==> flow/design.v (excerpt) <==
module ARM_SingleCycle_CPU
	#(parameter	BusWidth	= 32)
	(input logic		i_CLK, i_RESET,
	input logic[(BusWidth - 1):0]	i_Instr,
	output logic[(BusWidth - 1):0]	o_PC,
	output logic[(BusWidth - 1):0]	o_Data_Address,
	output logic					o_Mem_Write,
	output logic[(BusWidth - 1):0]	o_Write_Data,
	input logic[(BusWidth - 1):0]	i_Read_Data);
==> flow/config.mk <==
export PLATFORM = sky130hd
export DESIGN_NAME = ARM_SingleCycle_CPU
export DESIGN_NICKNAME = ARM_SingleCycle_CPU
export VERILOG_FILES = /design/flow/design.v
export SDC_FILE = /design/flow/constraint.sdc
export NUM_CORES = 4
export LEC_CHECK = 0
export ABC_AREA = 1
export CAP_MARGIN = 20
export CORE_MARGIN = 2
export CORE_UTILIZATION = 57
export CTS_CLUSTER_SIZE = 75
export PLACE_DENSITY_LB_ADDON = 0.12
export SLEW_MARGIN = 20
==> flow/constraint.sdc <==
create_clock -name core_clock -period 7.49 [get_ports {i_CLK}]
set_input_delay 1.4980 -clock core_clock [delete_from_list [all_inputs] [get_ports {i_CLK}]]
set_output_delay 1.4980 -clock core_clock [all_outputs]
set_load 0.01 [all_outputs]
run.sh (not shown) runs the stock make flow with config.mk's settings and CLKGATE_MAP_FILE=.
The starting point completed and failed the layout checks on setup timing.
==> next run, changes <==
- ABC_AREA: 1 -> 0
- CAP_MARGIN: 20 -> 15
- CELL_PAD_IN_SITES_GLOBAL_PLACEMENT: default -> 1
- CORE_ASPECT_RATIO: default -> 0.88
- CORE_UTILIZATION: 57 -> 61
- CTS_CLUSTER_SIZE: 75 -> 57
- GPL_ROUTABILITY_DRIVEN: default -> 1
- GPL_TIMING_DRIVEN: default -> 1
- HOLD_SLACK_MARGIN: default -> -0.07
- PLACE_DENSITY_LB_ADDON: 0.12 -> default
- SETUP_SLACK_MARGIN: default -> 1.94
- SLEW_MARGIN: 20 -> 5
- TNS_END_PERCENT: default -> 5
Result:
- The changed run did not get past global routing (5_1_grt) (GRT-0232)
- synthesized cell count decreases by about 30%
- area after synthesis went down by 10%
- die size went down by about 16%
==> next run, changes <==
- CORE_ASPECT_RATIO: 0.88 -> 1.12
- CORE_UTILIZATION: 61 -> 51
- CTS_CLUSTER_SIZE: 57 -> 73
- PLACE_DENSITY_LB_ADDON: default -> 0.2
- SETUP_SLACK_MARGIN: 1.94 -> default
- SLEW_MARGIN: 5 -> 20
- TNS_END_PERCENT: 5 -> default
- clock period: 7.49 -> 8.15 ns (I/O delays scaled with it)
What happened: With this change the flow produced a layout that fails on setup timing; die size rose by about a fifth; synthesized area is unchanged; synthesized cell count stays the same.
==> next run, changes <==
- CORE_ASPECT_RATIO: 1.12 -> 0.88
- CORE_UTILIZATION: 51 -> 58
- CTS_CLUSTER_SIZE: 73 -> 57
- PLACE_DENSITY_LB_ADDON: 0.2 -> default
- clock period: 8.15 -> 7.49 ns (I/O delays scaled with it)
After rerunning: With this change the flow finished but fails on capacitance limit, slew limit, setup timing. Clock power goes up by a little under a tenth. Total power is higher by roughly a tenth. Global-route usage grows by 7.3 points. Utilization goes up by 11 points. Clock-buffer cell count shrinks by 9. Combinational power rose by about a fifth. Via count rises by a little under a tenth. Worst hold slack degrades by 4.2 ps. Sequential share of layout area goes down by 0.40 points. Worst setup slack got worse by 1200 ps. Critical path depth does not change.
==> next run, changes <==
- SETUP_SLACK_MARGIN: default -> 1.94
- SLEW_MARGIN: 20 -> 5
After rerunning: The new run stopped in global routing (5_1_grt) on GRT-0232. Die size stays the same. Synthesized area is unchanged. Synthesized cell count does not change.
==> next run, changes <==
- ABC_AREA: 0 -> default
- CAP_MARGIN: 15 -> 20
- CELL_PAD_IN_SITES_GLOBAL_PLACEMENT: 1 -> default
- CORE_ASPECT_RATIO: 0.88 -> default
- CORE_UTILIZATION: 58 -> 55
- CTS_CLUSTER_SIZE: 57 -> 69
- GPL_ROUTABILITY_DRIVEN: 1 -> default
- GPL_TIMING_DRIVEN: 1 -> default
- HOLD_SLACK_MARGIN: -0.07 -> default
- PLACE_DENSITY: default -> 0.6
- SETUP_SLACK_MARGIN: 1.94 -> default
- SLEW_MARGIN: 5 -> 20
What happened: Now the flow finished but fails on setup timing; die size went up by 5.4%; area after synthesis does not change; synthesized cell count does not change.

* * *

ARM_SingleCycle_CPU again, from the RTL that the note above started with.
// ARM_SingleCycle_CPU
module ARM_SingleCycle_CPU
	#(parameter	BusWidth	= 32)
	(input logic		i_CLK, i_RESET,
	input logic[(BusWidth - 1):0]	i_Instr,
	output logic[(BusWidth - 1):0]	o_PC,
	output logic[(BusWidth - 1):0]	o_Data_Address,
	output logic					o_Mem_Write,
	output logic[(BusWidth - 1):0]	o_Write_Data,
	input logic[(BusWidth - 1):0]	i_Read_Data);
==> flow/config.mk <==
export PLATFORM = sky130hd
export DESIGN_NAME = ARM_SingleCycle_CPU
export DESIGN_NICKNAME = ARM_SingleCycle_CPU
export VERILOG_FILES = /design/flow/design.v
export SDC_FILE = /design/flow/constraint.sdc
export NUM_CORES = 4
export LEC_CHECK = 0
export ABC_AREA = 0
export CAP_MARGIN = 20
export CELL_PAD_IN_SITES_DETAIL_PLACEMENT = 1
export CORE_ASPECT_RATIO = 0.59
export CORE_MARGIN = 6
export CORE_UTILIZATION = 28
export CTS_CLUSTER_SIZE = 70
export GPL_ROUTABILITY_DRIVEN = 0
export MAX_ROUTING_LAYER = met4
export PLACE_DENSITY_LB_ADDON = 0.19
export SETUP_SLACK_MARGIN = -1.53
export SLEW_MARGIN = 20
==> flow/constraint.sdc <==
create_clock -name core_clock -period 16.4 [get_ports {i_CLK}]
set_input_delay 3.2800 -clock core_clock [delete_from_list [all_inputs] [get_ports {i_CLK}]]
set_output_delay 3.2800 -clock core_clock [all_outputs]
set_load 0.01 [all_outputs]
The baseline produced a clean layout.
Then changed:
- ABC_AREA: 0 -> 1
- CAP_MARGIN: 20 -> 5
- CELL_PAD_IN_SITES_DETAIL_PLACEMENT: 1 -> not set
- CORE_ASPECT_RATIO: 0.59 -> not set
- CORE_MARGIN: 6 -> 3
- CORE_UTILIZATION: 28 -> 21
- CTS_CLUSTER_DIAMETER: not set -> 394
- CTS_CLUSTER_SIZE: 70 -> not set
- GPL_ROUTABILITY_DRIVEN: 0 -> not set
- HOLD_SLACK_MARGIN: not set -> 0.15
- PLACE_DENSITY_LB_ADDON: 0.19 -> 0.13
- SETUP_SLACK_MARGIN: -1.53 -> 2.57
- TNS_END_PERCENT: not set -> 80
- clock period: 16.4 -> 9.7 ns (I/O delays scaled with it)
What happened:
- final cell count increases by about 60%
- clock-buffer cell count climbs by 18
- sequential power went up by 58%
- worst hold slack degrades by 0.032 ns
Then changed:
- ABC_AREA: 1 -> not set
- CAP_MARGIN: 5 -> 20
- CORE_ASPECT_RATIO: not set -> 1.23
- CORE_MARGIN: 3 -> 2
- CORE_UTILIZATION: 21 -> 40
- CTS_CLUSTER_DIAMETER: 394 -> not set
- HOLD_SLACK_MARGIN: 0.15 -> not set
- MAX_ROUTING_LAYER: met4 -> not set
- PLACE_DENSITY_LB_ADDON: 0.13 -> 0.19
- SETUP_SLACK_MARGIN: 2.57 -> 0.95
- TNS_END_PERCENT: 80 -> not set
- clock period: 9.7 -> 16.4 ns (I/O delays scaled with it)
The changed run completed with no timing, DRC or antenna violations.
Clock power went down by 45%.
Cell count went down by 42%.
Die area went down by 53%.
Then changed:
- CORE_ASPECT_RATIO: 1.23 -> not set
- CORE_UTILIZATION: 40 -> 56
- PLACE_DENSITY_LB_ADDON: 0.19 -> not set
- SETUP_SLACK_MARGIN: 0.95 -> not set
- clock period: 16.4 -> 7.54 ns (I/O delays scaled with it)
After rerunning:
- The changed run reached the layout checks and failed them: negative setup slack
- synthesized cell count does not change
- clock power went up by 110%
- synthesized area is unchanged
- hold slack gets better by 0.0056 ns
Then changed:
- ABC_AREA: not set -> 0
- CAP_MARGIN: 20 -> 15
- CELL_PAD_IN_SITES_GLOBAL_PLACEMENT: not set -> 1
- CORE_ASPECT_RATIO: not set -> 0.65
- CORE_UTILIZATION: 56 -> 23
- CTS_CLUSTER_SIZE: not set -> 73
- GPL_ROUTABILITY_DRIVEN: not set -> 0
- GPL_TIMING_DRIVEN: not set -> 1
- HOLD_SLACK_MARGIN: not set -> -0.07
- PLACE_DENSITY_LB_ADDON: not set -> 0.2
- clock period: 7.54 -> 9.57 ns (I/O delays scaled with it)
What happened:
- Now the flow finished clean
- cell area falls by 2.8%
- routed wire length rises by 12%
- power falls by 24%
- clock power falls by 13%
- global-route usage falls by 28 points
- synthesized area is unchanged
- via count falls by 12%
- hold slack loses 0.0046 ns
Power is estimated from default activity; no workload was simulated.
